==> inputs of 12-27 <==
==> flow/design.v <==
module cordic_stage 	(input [15:0] x,
			input [15:0] y,
			input [15:0]z,
			input mode,
			input reset,
			input clock,
			input [2:0] stage,
			output reg [15:0] x_out,
			output reg [15:0] y_out,
			output reg [15:0] z_out,
			output reg mode_out,
			output [2:0] stage_out);
		reg [15:0] atan;
		always @*
		begin
			case (stage) 
				3'b000 : atan = 16'b0_0000000_11001001;
				3'b001 : atan = 16'b0_0000000_01110110;
				3'b010 : atan = 16'b0_0000000_00111110;
				3'b011 : atan = 16'b0_0000000_00011111;
				3'b100 : atan = 16'b0_0000000_00001111;
				3'b101 : atan = 16'b0_0000000_00000111;
				3'b110 : atan = 16'b0_0000000_00000011;
				3'b111 : atan = 16'b0_0000000_00000001;
			endcase
		end
		assign stage_out = stage + 1;
		always @(posedge clock or negedge reset)
		begin
			if (~reset)
			begin
				x_out <= 0;
				y_out <= 0;
				z_out <= 0;
				mode_out <= 0;
			end
			else
			begin
				mode_out <= mode;
				if (mode == 0)
				begin
					if (z[15] == 0)
					begin
						case (x[15]^y[15])
							1'b0 : x_out <= (x[14:0] > (y[14:0] >> stage) ) ? 
									{x[15], x[14:0] - (y[14:0] >> stage)} :
									{~x[15],(y[14:0] >> stage) - x[14:0]}; 
							1'b1 : x_out <= {x[15], x[14:0] + (y[14:0] >> stage)};
						endcase
						case (x[15]^y[15])
							1'b1 : y_out <= (y[14:0] > (x[14:0] >> stage) ) ? 
									{y[15], y[14:0] - (x[14:0] >> stage)} :
									{~y[15],(x[14:0] >> stage) - y[14:0]}; 
							1'b0 : y_out <= {y[15], y[14:0] + (x[14:0] >> stage)};
						endcase
						z_out <= (z[14:0] > atan[14:0]) ? z - atan : {~z[15],atan[14:0] - z[14:0]};
					end
					else
					begin
						case (x[15]^y[15])
							1'b1 : x_out <= (x[14:0] > (y[14:0] >> stage) ) ? 
									{x[15], x[14:0] - (y[14:0] >> stage)} :
									{~x[15],(y[14:0] >> stage) - x[14:0]};
							1'b0 : x_out <= {x[15], x[14:0] + (y[14:0] >> stage)};
						endcase
						case (x[15]^y[15])
							1'b0 : y_out <= (y[14:0] > (x[14:0] >> stage) ) ? 
									{y[15], y[14:0] - (x[14:0] >> stage)} :
									{~y[15],(x[14:0] >> stage) - y[14:0]};
							1'b1 : y_out <= {y[15], y[14:0] + (x[14:0] >> stage)};
						endcase
						z_out <= (z[14:0] > atan[14:0]) ? z - atan : {~z[15],atan[14:0] - z[14:0]};
					end
				end
				else
				begin
					if (y[15] == 1)
					begin
						case (x[15]^y[15])
							1'b0 : x_out <= (x[14:0] > (y[14:0] >> stage) ) ? 
									{x[15], x[14:0] - (y[14:0] >> stage)} :
									{~x[15],(y[14:0] >> stage) - x[14:0]};
							1'b1 : x_out <= {x[15], x[14:0] + (y[14:0] >> stage)};
						endcase
						case (x[15]^y[15])
							1'b1 : y_out <= (y[14:0] > (x[14:0] >> stage) ) ? 
									{y[15], y[14:0] - (x[14:0] >> stage)} :
									{~y[15],(x[14:0] >> stage) - y[14:0]}; 
							1'b0 : y_out <= {y[15], y[14:0] + (x[14:0] >> stage)};
						endcase
						case (z[15])
							1'b0 : z_out <= (z[14:0] > atan[14:0]) ? 
									{z[15], z[14:0] - atan[14:0]} :
									{~z[15],atan[14:0] - z[14:0]};
							1'b1 : z_out <= {z[15], z[14:0] + atan[14:0]};
						endcase
					end
					else
					begin
						case (x[15]^y[15])
							1'b1 : x_out <= (x[14:0] > (y[14:0] >> stage) ) ? 
									{x[15], x[14:0] - (y[14:0] >> stage)} :
									{~x[15],(y[14:0] >> stage) - x[14:0]};
							1'b0 : x_out <= {x[15], x[14:0] + (y[14:0] >> stage)};
						endcase
						case (x[15]^y[15])
							1'b0 : y_out <= (y[14:0] > (x[14:0] >> stage) ) ? 
									{y[15], y[14:0] - (x[14:0] >> stage)} :
									{~y[15],(x[14:0] >> stage) - y[14:0]};
							1'b1 : y_out <= {y[15], y[14:0] + (x[14:0] >> stage)};
						endcase
						case (z[15])
							1'b1 : z_out <= (z[14:0] > atan[14:0]) ? 
									{z[15], z[14:0] - atan[14:0]} :
									{~z[15],atan[14:0] - z[14:0]}; 
							1'b0 : z_out <= {z[15], z[14:0] + atan[14:0]};
						endcase
					end
				end
			end
		end
endmodule
module cordic 	(input op_mode,
		input [15:0] x_coordinate,
		input [15:0] y_coordinate,
		input [15:0] rotate_amount,
		input clock,
		input reset,
		output reg [15:0] x_or_phase_out,
		output reg [15:0] y_or_size_out
		);
		reg [15:0] x_in;
		reg [15:0] y_in;
		reg [15:0] z_in;
		reg mode_in;
		wire [15:0] connections_x [7:0];
		wire [15:0] connections_y [7:0];
		wire [15:0] connections_z [7:0];
		wire connections_mode [7:0];
		wire [2:0] connections_stage [7:0];
		wire [15:0] outx;
		wire [15:0] outy;
		wire [15:0] outz;
		wire [32:0] holderx;
		wire [14:0] divx;
		wire [14:0] divy;
		wire [32:0] holdery;
		assign outx = connections_x[7];
		assign outy = connections_y[7];
		assign outz = connections_z[7];
		assign holderx = outx[14:0];
		assign divx = (holderx << 8) / 15'b00000001_10100101;
		assign holdery = outy[14:0];
		assign divy = (holdery << 8) / 15'b00000001_10100101;
		always @(posedge clock or negedge reset)
		begin
			if (~reset)
			begin
				x_in <= 0;
				y_in <= 0;
				z_in <= 0;
				x_or_phase_out <= 0;
				y_or_size_out <= 0;
			end
			else
			begin
				mode_in <= op_mode;
				if (connections_mode[7] == 0)
				begin
					x_or_phase_out <= {outx[15], divx};
					y_or_size_out <= {outy[15], divy};
				end
				else
				begin
					y_or_size_out <= {outx[15], divx};
					x_or_phase_out <= outz;
				end
				if(op_mode == 0)
				begin
					if (rotate_amount[14:0] <= (15'b0000011_00100100 >> 1))
					begin
						z_in <= rotate_amount;
						x_in <= x_coordinate;
						y_in <= y_coordinate;
					end
					else
					begin
						if (rotate_amount[15] == 1)
						begin
							x_in <= y_coordinate;
							y_in <= {~x_coordinate[15],x_coordinate[14:0]};
							z_in <= {rotate_amount[15],rotate_amount[14:0] - (15'b0000011_00100100 >> 1)};
						end
						else
						begin
							y_in <= x_coordinate;
							x_in <= {~y_coordinate[15],y_coordinate[14:0]};
							z_in <= rotate_amount - (16'b0_0000011_00100100>>1);
						end
					end
				end
				else
				begin
					if (x_coordinate[15] == 0)
					begin
						z_in <= 0;
						x_in <= x_coordinate;
						y_in <= y_coordinate;
					end
					else
					begin
						if (y_coordinate[15] == 0)
						begin
							x_in <= y_coordinate;
							y_in <= {~x_coordinate[15],x_coordinate[14:0]};
							z_in <= (16'b0_0000011_00100100 >> 1);
						end
						else
						begin
							y_in <= x_coordinate;
							x_in <= {~y_coordinate[15],y_coordinate[14:0]};
							z_in <= 16'b1_0000001_10010010;  
						end
					end
				end
			end
		end
		wire [2:0] gnd;
		assign gnd = 0;
		cordic_stage s0 (x_in, y_in, z_in, mode_in, reset, clock, gnd,
				 connections_x[0], connections_y[0], connections_z[0], connections_mode[0], connections_stage[0]);
		genvar i;
		generate
			for (i = 1; i < 8; i = i + 1) begin : stages
				cordic_stage  s0 (connections_x[i - 1],
							connections_y[i - 1],
							connections_z[i - 1],
							connections_mode[i - 1],
							reset,
							clock,
							connections_stage[i - 1],
							connections_x[i], 
							connections_y[i],
							connections_z[i],
							connections_mode[i],
							connections_stage[i]);
			end
		endgenerate
endmodule
==> flow/run.sh <==
#!/bin/bash
# the make line also repeats each setting of config.mk as NAME=value (left out here)
make -C /OpenROAD-flow-scripts/flow DESIGN_CONFIG=/design/flow/config.mk WORK_HOME=/design/flow/orfs CLKGATE_MAP_FILE= finish
==> flow/config.mk <==
export PLATFORM = sky130hd
export DESIGN_NAME = cordic
export DESIGN_NICKNAME = cordic
export VERILOG_FILES = /design/flow/design.v
export SDC_FILE = /design/flow/constraint.sdc
export NUM_CORES = 4
export LEC_CHECK = 0
export ABC_AREA = 0
export CAP_MARGIN = 35
export CORE_ASPECT_RATIO = 1.16
export CORE_MARGIN = 4
export CORE_UTILIZATION = 16
export CTS_CLUSTER_DIAMETER = 98
export CTS_CLUSTER_SIZE = 16
export GPL_ROUTABILITY_DRIVEN = 1
export MIN_ROUTING_LAYER = met1
export PLACE_DENSITY = 0.77
export SETUP_SLACK_MARGIN = -0.86
export SLEW_MARGIN = 10
export TNS_END_PERCENT = 15
==> flow/constraint.sdc <==
create_clock -name core_clock -period 15.9 [get_ports {clock}]
set_input_delay 3.1800 -clock core_clock [delete_from_list [all_inputs] [get_ports {clock}]]
set_output_delay 3.1800 -clock core_clock [all_outputs]
set_load 0.01 [all_outputs]
==> 03-08: changes against 12-27 <==
- CAP_MARGIN: 35 -> 15
- CORE_MARGIN: 4 -> 2
- CTS_CLUSTER_DIAMETER: 98 -> 92
- CTS_CLUSTER_SIZE: 16 -> 21
- SETUP_SLACK_MARGIN: -0.86 -> -0.31
- TNS_END_PERCENT: 15 -> default
==> 12-21: changes against 12-27 <==
- ABC_AREA: 0 -> 1
- CAP_MARGIN: 35 -> 15
- CORE_ASPECT_RATIO: 1.16 -> 1.81
- CORE_MARGIN: 4 -> 2
- CORE_UTILIZATION: 16 -> 71
- CTS_CLUSTER_DIAMETER: 98 -> 196
- CTS_CLUSTER_SIZE: 16 -> default
- PLACE_DENSITY: 0.77 -> default
- PLACE_DENSITY_LB_ADDON: default -> 0.07
- SETUP_SLACK_MARGIN: -0.86 -> 0.32
- TNS_END_PERCENT: 15 -> default
==> flow/constraint.sdc (replaced) <==
create_clock -name core_clock -period 12.6 [get_ports {clock}]
set_input_delay 2.5200 -clock core_clock [delete_from_list [all_inputs] [get_ports {clock}]]
set_output_delay 2.5200 -clock core_clock [all_outputs]
set_load 0.01 [all_outputs]
==> comparison table <==
| item | 12-27 | 03-08 | 12-21 |
|---|---|---|---|
| Peak fanout along the critical path | 10 | 9 | - |
| Final Instance Count excl. Fillers | 11800 | 11900 | - |
| Worst path setup slack after routing | -0.0869 ns | 0.326 ns | - |
| Post-Synth Adder-Cell Area | 14.1% | 14.1% | 13.6% |
| Height of the die | 648 µm | 644 µm | 389 µm |
| Routed wl met2 | 71200 µm | 72200 µm | - |
| Mean cell area of the mapped netlist | 7.85 µm² | 7.85 µm² | 6.69 µm² |
| Count of antenna-violating nets left after detailed routing | 0 | 0 | - |
| Endpoint of the worst hold path | stages[1].s0.z_out[0] | stages[1].s0.z_out[0] | - |
| Status | failed layout checks | complete, no violations | did not finish |
| Failing step | - | - | global routing |
| Violated checks | setup timing | - | - |
| Area of the core | 0.351 mm² | 0.351 mm² | 0.0813 mm² |

========
==> build 82 <==
Starts from the design.v that is shown in full above.
==> flow/config.mk <==
export PLATFORM = sky130hd
export DESIGN_NAME = cordic
export DESIGN_NICKNAME = cordic
export VERILOG_FILES = /design/flow/design.v
export SDC_FILE = /design/flow/constraint.sdc
export NUM_CORES = 4
export LEC_CHECK = 0
export ABC_AREA = 0
export CAP_MARGIN = 20
export CORE_MARGIN = 6
export CORE_UTILIZATION = 22
export CTS_CLUSTER_SIZE = 34
export GPL_ROUTABILITY_DRIVEN = 0
export MAX_ROUTING_LAYER = met5
export PLACE_DENSITY = 0.47
export SLEW_MARGIN = 20
==> flow/constraint.sdc <==
create_clock -name core_clock -period 16.0 [get_ports {clock}]
set_input_delay 3.2000 -clock core_clock [delete_from_list [all_inputs] [get_ports {clock}]]
set_output_delay 3.2000 -clock core_clock [all_outputs]
set_load 0.01 [all_outputs]
run.sh (not shown) runs the stock make flow with config.mk's settings and CLKGATE_MAP_FILE=.
==> trial 36 (differences from build 82) <==
Settings changed: ABC_AREA 0 to 1, CORE_MARGIN 6 to 2, CORE_UTILIZATION 22 to 72, CTS_CLUSTER_SIZE 34 to 96, GPL_ROUTABILITY_DRIVEN 0 to default, MAX_ROUTING_LAYER met5 to default, PLACE_DENSITY 0.47 to 0.43.
==> flow/constraint.sdc (replaced) <==
create_clock -name core_clock -period 11.8 [get_ports {clock}]
set_input_delay 2.3600 -clock core_clock [delete_from_list [all_inputs] [get_ports {clock}]]
set_output_delay 2.3600 -clock core_clock [all_outputs]
set_load 0.01 [all_outputs]
==> notes <==
The die size of build 82 is 3.2 times that of trial 36.
Trial 36 stopped in 5_1_grt, error ODB-0269. Build 82 went through all stages and came out clean.
Against trial 36, the synthesized cell count of build 82 is smaller by 17%.
In trial 36 the area after synthesis is larger than in build 82, by 3.1%.
==> figures <==
Adders+Majority by Area: trial 36 0.136; build 82 0.141
Core Density at Floorplan: trial 36 0.725; build 82 0.222
Die Size: trial 36 83100 um2; build 82 269000 um2
Number of buffers inserted by post-CTS setup repair: trial 36 37; build 82 1
Post-placement worst setup slack: trial 36 -0.744 ns; build 82 -0.0696 ns
Core region area: trial 36 80300 um2; build 82 255000 um2
Floorplan net count: trial 36 9353; build 82 7847
Mux cell area share: trial 36 0.00740; build 82 0.0604
Yosys chip area: trial 36 58200 um2; build 82 56400 um2
Result of the run: trial 36 aborted with a tool error; build 82 finished clean
Failing step: trial 36 5_1_grt; build 82 -
Sequential cell area fraction in the yosys report: trial 36 0.203; build 82 0.209
Die X: trial 36 288 um; build 82 519 um
Placed instance count: trial 36 9678; build 82 10550
Synth Area per Inst: trial 36 6.69 um2; build 82 7.85 um2
Number of cell rows: trial 36 104; build 82 185
Post-synthesis cell count from yosys: trial 36 8698; build 82 7192
Inserted Clock Buffers: trial 36 56; build 82 61
Simple-gate portion of the synthesized area: trial 36 0.312; build 82 0.193
Half-perimeter wire length of the detailed placement result: trial 36 134 mm; build 82 140 mm

========
==> run E <==
Starts from the design.v that is shown in full above.
==> flow/config.mk <==
export PLATFORM = sky130hd
export DESIGN_NAME = cordic
export DESIGN_NICKNAME = cordic
export VERILOG_FILES = /design/flow/design.v
export SDC_FILE = /design/flow/constraint.sdc
export NUM_CORES = 4
export LEC_CHECK = 0
export ABC_AREA = 0
export CAP_MARGIN = 20
export CORE_MARGIN = 3
export CORE_UTILIZATION = 47
export CTS_CLUSTER_SIZE = 34
export MAX_ROUTING_LAYER = met4
export PLACE_DENSITY = 0.47
export SLEW_MARGIN = 20
==> flow/constraint.sdc <==
create_clock -name core_clock -period 16.0 [get_ports {clock}]
set_input_delay 3.2000 -clock core_clock [delete_from_list [all_inputs] [get_ports {clock}]]
set_output_delay 3.2000 -clock core_clock [all_outputs]
set_load 0.01 [all_outputs]
==> run Y: changes against run E <==
CAP_MARGIN = 15   (was 20)
CORE_ASPECT_RATIO = 1.81   (was not set)
CORE_MARGIN = 2   (was 3)
CORE_UTILIZATION = 16   (was 47)
CTS_CLUSTER_DIAMETER = 92   (was not set)
CTS_CLUSTER_SIZE = not set   (was 34)
GPL_ROUTABILITY_DRIVEN = 1   (was not set)
MAX_ROUTING_LAYER = not set   (was met4)
MIN_ROUTING_LAYER = met1   (was not set)
PLACE_DENSITY = 0.77   (was 0.47)
SLEW_MARGIN = 10   (was 20)
==> flow/constraint.sdc (replaced) <==
create_clock -name core_clock -period 15.9 [get_ports {clock}]
set_input_delay 3.1800 -clock core_clock [delete_from_list [all_inputs] [get_ports {clock}]]
set_output_delay 3.1800 -clock core_clock [all_outputs]
set_load 0.01 [all_outputs]
==> reports/qor.yml <==
status:
  status: "complete, no violations"
die:
  chipHeight_um: 803
worst_setup_path:
  required_ps: 16420
global_route:
  gr-usage-met3_pct: 0.930
detailed_routing:
  avgViaCountPerCell: 4.56
the above is filed under run Y

==> reports/qor.yml <==
status:
  status: "complete, no violations"
global_route:
  top_usage_layer: "met2"
  gr-usage-met3_pct: 2.07
timing:
  fin_crit_ps: 15380
detailed_routing:
  avgViaCountPerCell: 5.92
clocking:
  cts_hold_buf: 0
die:
  chipHeight_um: 353
synthesis:
  synth-main-ff-cell: "dfrtp_1"
layout:
  fin_nets: 7960
worst_setup_path:
  required_ps: 16580
  critical_path.endpoint: "y_or_size_out[0]$_DFF_PN0_"
the above is filed under run E

